==> flow/design.v (excerpt) <==
module cnm_top (
    input  logic               clk,
    input  logic               rst,
    input  logic               in_valid,
    input  logic signed [7:0]  rea,
    input  logic signed [7:0]  ima,
    input  logic signed [7:0]  req,
    input  logic signed [7:0]  imq,
    output logic               out_valid,
    output logic signed [15:0] rep,
    output logic signed [15:0] imp
);
For scale: ~2,100 cells after synthesis, roughly 66 flip-flops, about 68 I/O pins.
clock: 7.24 ns
lec_check: 0
abc_area: 1
cap_margin: 20
core_margin: 2
core_utilization: 72
cts_cluster_diameter: 228
cts_cluster_size: 22
place_density_lb_addon: 0.26
setup_slack_margin: 1.04
slew_margin: 20
run.sh (not shown) runs the stock make flow with config.mk's settings and CLKGATE_MAP_FILE=.
The starting point failed in 5_1_grt.
Next try:
CORE_ASPECT_RATIO = 1.84   (was unset)
CORE_UTILIZATION = 66   (was 72)
CTS_CLUSTER_DIAMETER = 203   (was 228)
CTS_CLUSTER_SIZE = 100   (was 22)
PLACE_DENSITY_LB_ADDON = unset   (was 0.26)
SETUP_SLACK_MARGIN = unset   (was 1.04)
clock period = 7.0 ns   (was 7.24 ns; I/O delays follow)
Outcome:
- The changed run went through all stages and came out clean
- die size goes up by about 9%
- synthesized cell count does not change
- area after synthesis does not change
Next try:
CORE_ASPECT_RATIO = 0.5   (was 1.84)
CORE_MARGIN = 8   (was 2)
TNS_END_PERCENT = 20   (was unset)
Outcome:
- synthesized cell count stays the same
- area after synthesis stays the same
- final area stays flat
- setup slack gains 0.070 ns
- utilization drops by 0.19 points
- die area climbs by 18%
- critical path depth climbs by 3
- wire length drops by 1.8%
Next try:
ABC_AREA = unset   (was 1)
CORE_ASPECT_RATIO = unset   (was 0.5)
CORE_MARGIN = 2   (was 8)
CORE_UTILIZATION = 40   (was 66)
CTS_CLUSTER_DIAMETER = unset   (was 203)
CTS_CLUSTER_SIZE = 84   (was 100)
SETUP_SLACK_MARGIN = 0.07   (was unset)
TNS_END_PERCENT = unset   (was 20)
After rerunning: Die size increases by 27%; core utilization came out lower by 23 points; area after synthesis falls by 8.3%; worst setup slack loses 0.067 ns; via count decreases by 13%; routed wire length goes down by 3.8%; cell area is higher by 3.8%.

========
== blue ==
The RTL this note starts from:
==> flow/design.v <==
module mult(y,a,b);  
	output logic [15:0] y;
	input  logic [7:0] a,b;
	logic [15:0] y_tmp;
	logic [7:0]  a_tmp;
	logic [7:0]  b_tmp;
	logic [14:0] c1;
	logic [10:0] c2;            
	logic [14:0] out1;
	logic [12:0] out2;
	logic [10:0] out3;
	logic [8:0]  out4;
	logic [14:0] m_temp0;
	logic [13:0] m_temp1;
	logic [12:0] m_temp2;
	logic [11:0] m_temp3;
	logic [10:0] m_temp4;
	logic [9:0]  m_temp5;
	logic [8:0]  m_temp6;
	logic [7:0]  m_temp7;
	always_comb
		begin
			if(a[7])
				begin
					a_tmp = ~a+1'b1;
					if(b[7])
						begin
							b_tmp = ~b+1'b1;
							y = y_tmp ;
						end
					else
						begin
							b_tmp = b;
							y = ~y_tmp+1'b1;
						end
				end
			else
				begin
					a_tmp = a;
					if(b[7])
						begin
							b_tmp = ~b+1'b1;
							y = ~y_tmp+1'b1;
						end
					else
						begin
							b_tmp = b;
							y = y_tmp;
						end
				end
		end
	always_comb
		begin
			out1 = m_temp0 + m_temp1;
			out2 = m_temp2 + m_temp3;
			out3 = m_temp4 + m_temp5;
			out4 = m_temp6 + m_temp7;
			c1   = out1    + out2;
			c2   = out3    + out4;
			y_tmp= c1      + c2;
		end
	always_comb
		begin		
			m_temp0[14:7] = b_tmp[7]?a_tmp:8'b00000000;
			m_temp0[6:0]  = 7'b0000000;
			m_temp1[13:6] = b_tmp[6]?a_tmp:8'b00000000;
			m_temp1[5:0]  = 6'b000000;
			m_temp2[12:5] = b_tmp[5]?a_tmp:8'b00000000;
			m_temp2[4:0]  = 5'b00000;
			m_temp3[11:4] = b_tmp[4]?a_tmp:8'b00000000;
			m_temp3[3:0]  = 4'b0000;
			m_temp4[10:3] = b_tmp[3]?a_tmp:8'b00000000;
			m_temp4[2:0]  = 3'b000;
			m_temp5[9:2]  = b_tmp[2]?a_tmp:8'b00000000;
			m_temp5[1:0]  = 2'b00;
			m_temp6[8:1]  = b_tmp[1]?a_tmp:8'b00000000;
			m_temp6[0]    = 1'b0;
			m_temp7       = b_tmp[0]?a_tmp:8'b00000000;
		end
endmodule
	module cnm(rep,imp,rea,ima,req,imq);  
	output logic signed[15:0] rep, imp;
	input  logic signed[7:0] rea, req, ima, imq;
	logic signed[15:0] y0,y1,y2,y3;
	mult reaXreq (.y(y0), .a(rea), .b(req));
	mult imaXimq (.y(y1), .a(ima), .b(imq));
	mult reaXimq (.y(y2), .a(rea), .b(imq));
	mult imaXreq (.y(y3), .a(ima), .b(req));
	always_comb
		begin
			rep = y0-y1;
			imp = y2+y3;
		end
endmodule
module cnm_top (
    input  logic               clk,
    input  logic               rst,
    input  logic               in_valid,
    input  logic signed [7:0]  rea,
    input  logic signed [7:0]  ima,
    input  logic signed [7:0]  req,
    input  logic signed [7:0]  imq,
    output logic               out_valid,
    output logic signed [15:0] rep,
    output logic signed [15:0] imp
);
    logic signed [7:0]  rea_r, ima_r, req_r, imq_r;
    logic               valid_r;
    logic signed [15:0] rep_c, imp_c;
    cnm cnm (.rep(rep_c), .imp(imp_c), .rea(rea_r), .ima(ima_r), .req(req_r), .imq(imq_r));
    always_ff @(posedge clk) begin
        rea_r <= rea;
        ima_r <= ima;
        req_r <= req;
        imq_r <= imq;
        rep   <= rep_c;
        imp   <= imp_c;
        if (rst) begin
            valid_r   <= 1'b0;
            out_valid <= 1'b0;
        end else begin
            valid_r   <= in_valid;
            out_valid <= valid_r;
        end
    end
endmodule
clock: 4.54 ns
lec_check: 0
abc_area: 1
cap_margin: 0
cell_pad_in_sites_detail_placement: 0
core_aspect_ratio: 0.5
core_margin: 7
core_utilization: 43
cts_cluster_diameter: 170
cts_cluster_size: 99
gpl_timing_driven: 0
hold_slack_margin: -0.08
place_density_lb_addon: 0.01
slew_margin: 40
tns_end_percent: 20
To summarise blue: no stage aborted, but the layout did not pass its checks, failing on setup timing.
Here is what was changed in the inputs of purple compared with blue.
- CAP_MARGIN: 0 -> 5
- GPL_ROUTABILITY_DRIVEN: unset -> 0
- HOLD_SLACK_MARGIN: -0.08 -> unset
- CTS_CLUSTER_SIZE: 99 -> 17
- GPL_TIMING_DRIVEN: 0 -> 1
- CORE_UTILIZATION: 43 -> 68
- TNS_END_PERCENT: 20 -> 35
- CELL_PAD_IN_SITES_DETAIL_PLACEMENT: 0 -> 1
- CTS_CLUSTER_DIAMETER: 170 -> unset
- ABC_AREA: 1 -> unset
- MIN_ROUTING_LAYER: unset -> met2
- MAX_ROUTING_LAYER: unset -> met4
- PLACE_DENSITY_LB_ADDON: 0.01 -> 0.3
- CORE_ASPECT_RATIO: 0.5 -> unset
==> results <==
purple: aborted in 3_5_place_dp (tool error). Summary — number of distinct standard cells referenced by the synthesized netlist, purple relative to blue: higher, by about 36%. Comparing blue against purple, there is no change at all in fraction of synthesis flops using an asynchronous set or reset pin. Of blue and purple, the run reporting the lower placeable core region was purple. Higher sequential share of the synthesized area among blue and purple: purple. Delta (purple minus blue): site row count increased by 4 relative to the old numbers, cell count in the Yosys report decreased by about 24% relative to the old numbers. Diff blue -> purple | cell area after technology mapping | decrease of 8.3%. Mux share of post-synthesis cell area ended up 0.41 points higher on purple than on blue. Adder-cell area share of the yosys netlist: purple vs blue up 2.6 points.

========
== build 58 ==
Starts from the design.v that is shown in full above.
clock: 7.0 ns
lec_check: 0
abc_area: 1
cap_margin: 20
core_aspect_ratio: 1.84
core_margin: 2
core_utilization: 64
cts_cluster_diameter: 203
cts_cluster_size: 100
place_density: 0.42
slew_margin: 20
tns_end_percent: 20
Build 58 has completed all stages; timing, DRC and antenna checks passed.
### build 58 -> build 69
Settings: swapping 64 for 40 in CORE_UTILIZATION; clearing ABC_AREA, which used to be 1; clearing PLACE_DENSITY, which used to be 0.42; clearing CORE_ASPECT_RATIO, which used to be 1.84; clearing CTS_CLUSTER_SIZE, which used to be 100; clearing TNS_END_PERCENT, which used to be 20; clearing CTS_CLUSTER_DIAMETER, which used to be 203; swapping 7.0 for 6.85 in the clock period (ns, I/O delays scaled along).
--- outcome ---
The final reports for build 69 and build 58 show share of the core filled with cells in the final layout lower in the former.
The area fraction in mux cells of build 69 exceeds that of build 58 by 0.41 points.
Non-clock buffer contribution to total cell area, build 69 and build 58, higher one = build 69.
[compare] base=build 58 new=build 69: combinational cell area excluding buffers and inverters higher; count of clock-buffer cells in the layout higher.
What build 58 reported for area of the core region has to be multiplied by 1.5 to get the figure for build 69.
Register-to-register slack for build 69: 180 ps down relative to build 58
Summary: with build 58 as the reference, chip area in build 69 moved up by more than a quarter.
The inputs of build 97 differ from those of build 69 as listed below.
Settings: CTS_CLUSTER_SIZE now 99, previously not set; ABC_AREA now 1, previously not set; CORE_UTILIZATION now 62, was 40; CTS_CLUSTER_DIAMETER now 373, previously not set; the clock period (ns, I/O delays scaled along) now 6.23, was 6.85.
Results
Build 97 finished all stages; however, its layout fails the closing checks, the failures being negative setup slack. Looking at die outline area across build 97 and build 69, the one that comes out lower is build 97. Build 69 → build 97: area fraction in and, or, nand and nor cells after synthesis saw an increase; final-layout worst hold slack saw a decrease.
What build 68 does differently from build 97 at the input level:
Settings: removing CTS_CLUSTER_SIZE (formerly 99); removing CTS_CLUSTER_DIAMETER (formerly 373); changing the clock period (ns, I/O delays scaled along) from 6.23 to 7.94.
Notes after the runs:
Build 68 reached the final stage; the timing, design-rule and antenna checks on its layout passed.
Higher final worst-path setup slack among build 68 and build 97: build 68
On global-route usage: between build 68 and build 97, it ends up higher for build 97.
Build 68 — area growth from synthesis to layout 18 points lower, build 97 as reference
Build 68 ended with more sequential share of cell area than build 97.
Of build 68 and build 97, the lower count of cell instances traversed by the critical path belongs to build 97.
Of build 68 and build 97, the lower setup TNS after final layout belongs to build 97.
Number of placed instances with taps included went down by a few percent going from build 97 to build 68.
For final cell count without fillers, dividing the value from build 68 by the value from build 97 gives 0.934.
